==> ember <==
==> flow/design.v <==
module CONV(
	input			clk,               
	input			reset,             
	output reg		busy,	            
	input			ready,	            
	output reg[11:0]	iaddr,            
	input signed[19:0]	idata,            
	output reg 	     cwr,              
	output reg[11:0] 	caddr_wr,         
	output reg[19:0] 	cdata_wr,         
	output reg	 crd,               
	output reg[11:0]	caddr_rd,         
	input	[19:0]		cdata_rd,         
	output reg[2:0] 	csel              
);
parameter signed bias = 40'h0013100000;    
parameter signed K0_0 = 20'h0A89E;         
parameter signed K0_1 = 20'h092D5;         
parameter signed K0_2 = 20'h06D43;         
parameter signed K0_3 = 20'h01004;         
parameter signed K0_4 = 20'hF8F71;         
parameter signed K0_5 = 20'hF6E54;         
parameter signed K0_6 = 20'hFA6D7;         
parameter signed K0_7 = 20'hFC834;         
parameter signed K0_8 = 20'hFAC19;         
parameter IDLE       = 3'd0;    
parameter READ_CONV  = 3'd1;    
parameter WRITE_L0   = 3'd2;    
parameter DELAY1     = 3'd3;    
parameter READ_L0    = 3'd4;    
parameter WRITE_L1   = 3'd5;    
parameter DELAY2     = 3'd6;    
parameter FINISH     = 3'd7;    
reg [5:0] x, y, L1_x, L1_y;             
reg [3:0] counter_kdata, counter_kaddr;   
reg [2:0] counter_layer1;	            
reg [2:0] current_state, next_state;    
reg signed [19:0] Kernel;               
reg signed [39:0] conv_sum;             
reg signed [19:0] idata_tmp;            
wire signed [39:0] data_conv;
wire signed [19:0] conv_result;
assign data_conv = Kernel * idata_tmp;              
assign conv_result[19:0] = conv_sum[35:16] + conv_sum[15];   
always@(*) begin
	case(counter_kdata)
		4'd1: Kernel = K0_0;
		4'd2: Kernel = K0_1;
		4'd3: Kernel = K0_2;
		4'd4: Kernel = K0_3;
		4'd5: Kernel = K0_4;
		4'd6: Kernel = K0_5;
		4'd7: Kernel = K0_6;
		4'd8: Kernel = K0_7;
		4'd9: Kernel = K0_8;
		default: Kernel = 0;
	endcase
end
always@(posedge clk or posedge reset) begin
	if(reset) 
		current_state <= IDLE;
	else 
		current_state <= next_state;
end
always @(*) begin
	case (current_state)
		IDLE:       next_state = (ready) ? READ_CONV : IDLE;
		READ_CONV:  next_state = (counter_kdata == 4'd10) ? WRITE_L0 : READ_CONV;  
		WRITE_L0:   next_state = DELAY1;
		DELAY1:     next_state = (x == 6'd0 && y == 6'd0) ? READ_L0 : READ_CONV;
		READ_L0:    next_state = (counter_layer1 == 3'd4) ? WRITE_L1 : READ_L0;
		WRITE_L1:   next_state = DELAY2;
		DELAY2:     next_state = (L1_x == 6'd0 && L1_y == 6'd0) ? FINISH : READ_L0;
		FINISH:     next_state = FINISH;
		default:    next_state = IDLE;
	endcase
end
always@(posedge clk or posedge reset) begin
	if(reset) begin 
		iaddr <= 12'd0;
	end else if(current_state == READ_CONV) begin 
		case(counter_kaddr)
			4'd0: iaddr <= (y-1)*64 + x-1;
			4'd1: iaddr <= (y-1)*64 + x;
			4'd2: iaddr <= (y-1)*64 + x+1;
			4'd3: iaddr <= y*64 + x-1;
			4'd4: iaddr <= y*64 + x;		 
			4'd5: iaddr <= y*64 + x+1;		
			4'd6: iaddr <= (y+1)*64 + x-1;
			4'd7: iaddr <= (y+1)*64 + x;
			4'd8: iaddr <= (y+1)*64 + x+1;
			default: iaddr <= iaddr;
		endcase
	end
end
always@(posedge clk or posedge reset) begin
	if(reset) 
		counter_kaddr <= 4'd0;
	else if(current_state == READ_CONV) 
		counter_kaddr <= counter_kaddr + 4'd1;
	else 
		counter_kaddr <= counter_kaddr;
end
always@(posedge clk or posedge reset) begin
	if(reset) 
		idata_tmp <= 0;
	else if(current_state == READ_CONV) begin
		case(counter_kdata)
			4'd0: idata_tmp <= (x == 0 || y == 0) ? 20'd0 : idata;
			4'd1: idata_tmp <= (y == 0) ? 20'd0 : idata;
			4'd2: idata_tmp <= (x == 63 || y == 0) ? 20'd0 : idata;
			4'd3: idata_tmp <= (x == 0) ? 20'd0 : idata;
			4'd4: idata_tmp <= idata;
			4'd5: idata_tmp <= (x == 63) ? 20'd0 : idata;
			4'd6: idata_tmp <= (x == 0 || y == 63) ? 20'd0 : idata;
			4'd7: idata_tmp <= (y == 63) ? 20'd0 : idata;
			4'd8: idata_tmp <= (x == 63 || y == 63) ? 20'd0 : idata;
			default: idata_tmp <= idata_tmp;
		endcase
	end 
end
always@(posedge clk or posedge reset) begin
	if(reset) 
		conv_sum <= 40'd0;
	else if(current_state == READ_CONV) begin
		if(counter_kdata == 0) 
			conv_sum <= 40'd0;
		else if(counter_kdata == 10)     
			conv_sum <= conv_sum + bias;
		else  
			conv_sum <= conv_sum + data_conv;  
	end
end
always@(posedge clk or posedge reset) begin
	if(reset) 
		busy <= 0;
	else if(ready) 
		busy <= 1; 
	else if(current_state == FINISH) 
		busy <= 0;
end
always@(posedge clk or posedge reset) begin
	if(reset) 
		cwr <= 1'd0;
	else if(current_state == WRITE_L0 || current_state == WRITE_L1)
		cwr <= 1'd1;
	else 
		cwr <= 1'd0;
end
always@(posedge clk or posedge reset) begin
	if(reset) 
		crd <= 1'd0;
	else if(current_state == READ_L0) 
		crd <= 1'd1;
	else 
		crd <= 1'd0;
end
always@(posedge clk or posedge reset) begin
	if(reset) 
		csel <= 3'b000;
	else if(current_state == WRITE_L0) 
		csel <= 3'b001;
	else if(current_state == WRITE_L1) 
		csel <= 3'b011;
	else if(current_state == READ_L0) 
		csel <= 3'b001;
	else 
		csel <= csel;
end
always@(posedge clk or posedge reset) begin
	if(reset) 
		caddr_rd <= 12'd0;
	else if(current_state == READ_L0) begin
		case(counter_layer1)
			3'd0: caddr_rd <= L1_y*64 + L1_x;
			3'd1: caddr_rd <= L1_y*64 + L1_x+1;
			3'd2: caddr_rd <= (L1_y+1)*64 + L1_x;
			3'd3: caddr_rd <= (L1_y+1)*64 + L1_x+1;
		endcase 
	end
end
always@(posedge clk or posedge reset) begin
	if(reset) 
		caddr_wr <= 0;
	else if(current_state == WRITE_L0)  
		caddr_wr <= y * 64 + x; 
	else if(current_state == WRITE_L1)  
		caddr_wr <= (L1_y/2) * 32 + (L1_x/2);  
end
reg signed [19:0] current_max;
always@(posedge clk or posedge reset) begin
	if(reset) begin
		cdata_wr <= 20'd0;
		current_max <= 20'd0; 
	end else begin
		case(current_state)
			WRITE_L0:  
				cdata_wr <= (conv_sum[39]) ? 20'd0 : conv_result;
			READ_L0: begin				
				if(counter_layer1 == 3'd1) begin	 
					current_max <= cdata_rd; 		 
				end else begin
					current_max <= (cdata_rd > current_max) ? cdata_rd : current_max;
				end
			end
			WRITE_L1: begin
				cdata_wr <= current_max;
				current_max <= 20'h00000;  
			end
			default: begin
			end
		endcase
	end
end
always@(posedge clk or posedge reset) begin
	if(reset) begin
		x <= 6'd0; 
		y <= 6'd0;
	end else if(current_state == WRITE_L0) begin
		if(x == 6'd63) begin  
			x <= 6'd0;
			y <= y + 6'd1;
		end else begin
			x <= x + 6'd1;
		end
	end
end
always@(posedge clk or posedge reset) begin
	if(reset) begin
		L1_x <= 6'd0; 
		L1_y <= 6'd0;
	end else if(current_state == WRITE_L1) begin
		if(L1_x == 6'd62) begin
			L1_x <= 0;
			L1_y <= L1_y + 2;
		end else begin
			L1_x <= L1_x + 2;
		end
	end
end
always@(posedge clk or posedge reset) begin
	if(reset) 
		counter_kdata <= 4'd0;
	else 
		counter_kdata <= counter_kaddr;
end
always@(posedge clk or posedge reset) begin
	if(reset) 
		counter_layer1 <= 0;
	else if(current_state == READ_L0) 
		counter_layer1 <= counter_layer1 + 3'd1;
	else 
		counter_layer1 <= 0;
end
endmodule
==> flow/run.sh <==
#!/bin/bash
# the make line also repeats each setting of config.mk as NAME=value (left out here)
make -C /OpenROAD-flow-scripts/flow DESIGN_CONFIG=/design/flow/config.mk WORK_HOME=/design/flow/orfs CLKGATE_MAP_FILE= finish
==> flow/config.mk <==
export PLATFORM = sky130hd
export DESIGN_NAME = CONV
export DESIGN_NICKNAME = CONV
export VERILOG_FILES = /design/flow/design.v
export SDC_FILE = /design/flow/constraint.sdc
export NUM_CORES = 4
export LEC_CHECK = 0
export CAP_MARGIN = 20
export CORE_ASPECT_RATIO = 0.5
export CORE_MARGIN = 2
export CORE_UTILIZATION = 72
export CTS_CLUSTER_DIAMETER = 391
export CTS_CLUSTER_SIZE = 97
export PLACE_DENSITY = 0.38
export SLEW_MARGIN = 20
export TNS_END_PERCENT = 10
==> flow/constraint.sdc <==
create_clock -name core_clock -period 4.98 [get_ports {clk}]
set_input_delay 0.9960 -clock core_clock [delete_from_list [all_inputs] [get_ports {clk}]]
set_output_delay 0.9960 -clock core_clock [all_outputs]
set_load 0.01 [all_outputs]
==> cedar: changes against ember <==
CORE_ASPECT_RATIO = unset   (was 0.5)
CORE_UTILIZATION = 70   (was 72)
CTS_CLUSTER_DIAMETER = unset   (was 391)
CTS_CLUSTER_SIZE = 100   (was 97)
PLACE_DENSITY = unset   (was 0.38)
TNS_END_PERCENT = unset   (was 10)
==> flow/constraint.sdc (replaced) <==
create_clock -name core_clock -period 7.67 [get_ports {clk}]
set_input_delay 1.5340 -clock core_clock [delete_from_list [all_inputs] [get_ports {clk}]]
set_output_delay 1.5340 -clock core_clock [all_outputs]
set_load 0.01 [all_outputs]
==> reports/metrics.json <==
{
  "sta": {
    "report.final.setup_viol": 35,
    "postLayoutSetupSlackWorst_ps": -2870
  },
  "status": {
    "layout.failed_checks": "setup timing",
    "run_status": "failed layout checks"
  },
  "die": {
    "well_tap_count": 484
  },
  "power": {
    "power.density_mw_per_mm2": 291
  },
  "place": {
    "placed_cell_area_mm2": 0.0294
  }
}
That was ember.
==> reports/metrics.json <==
{
  "status": {
    "run_status": "failed layout checks",
    "layout.failed_checks": "setup timing"
  },
  "die": {
    "well_tap_count": 468
  },
  "sta": {
    "report.final.setup_viol": 2,
    "postLayoutSetupSlackWorst_ps": -106
  },
  "final_layout": {
    "seq_share_pct": 15.3
  },
  "power": {
    "power.density_mw_per_mm2": 180
  }
}
That was cedar.
Power and IR drop assume default switching activity.
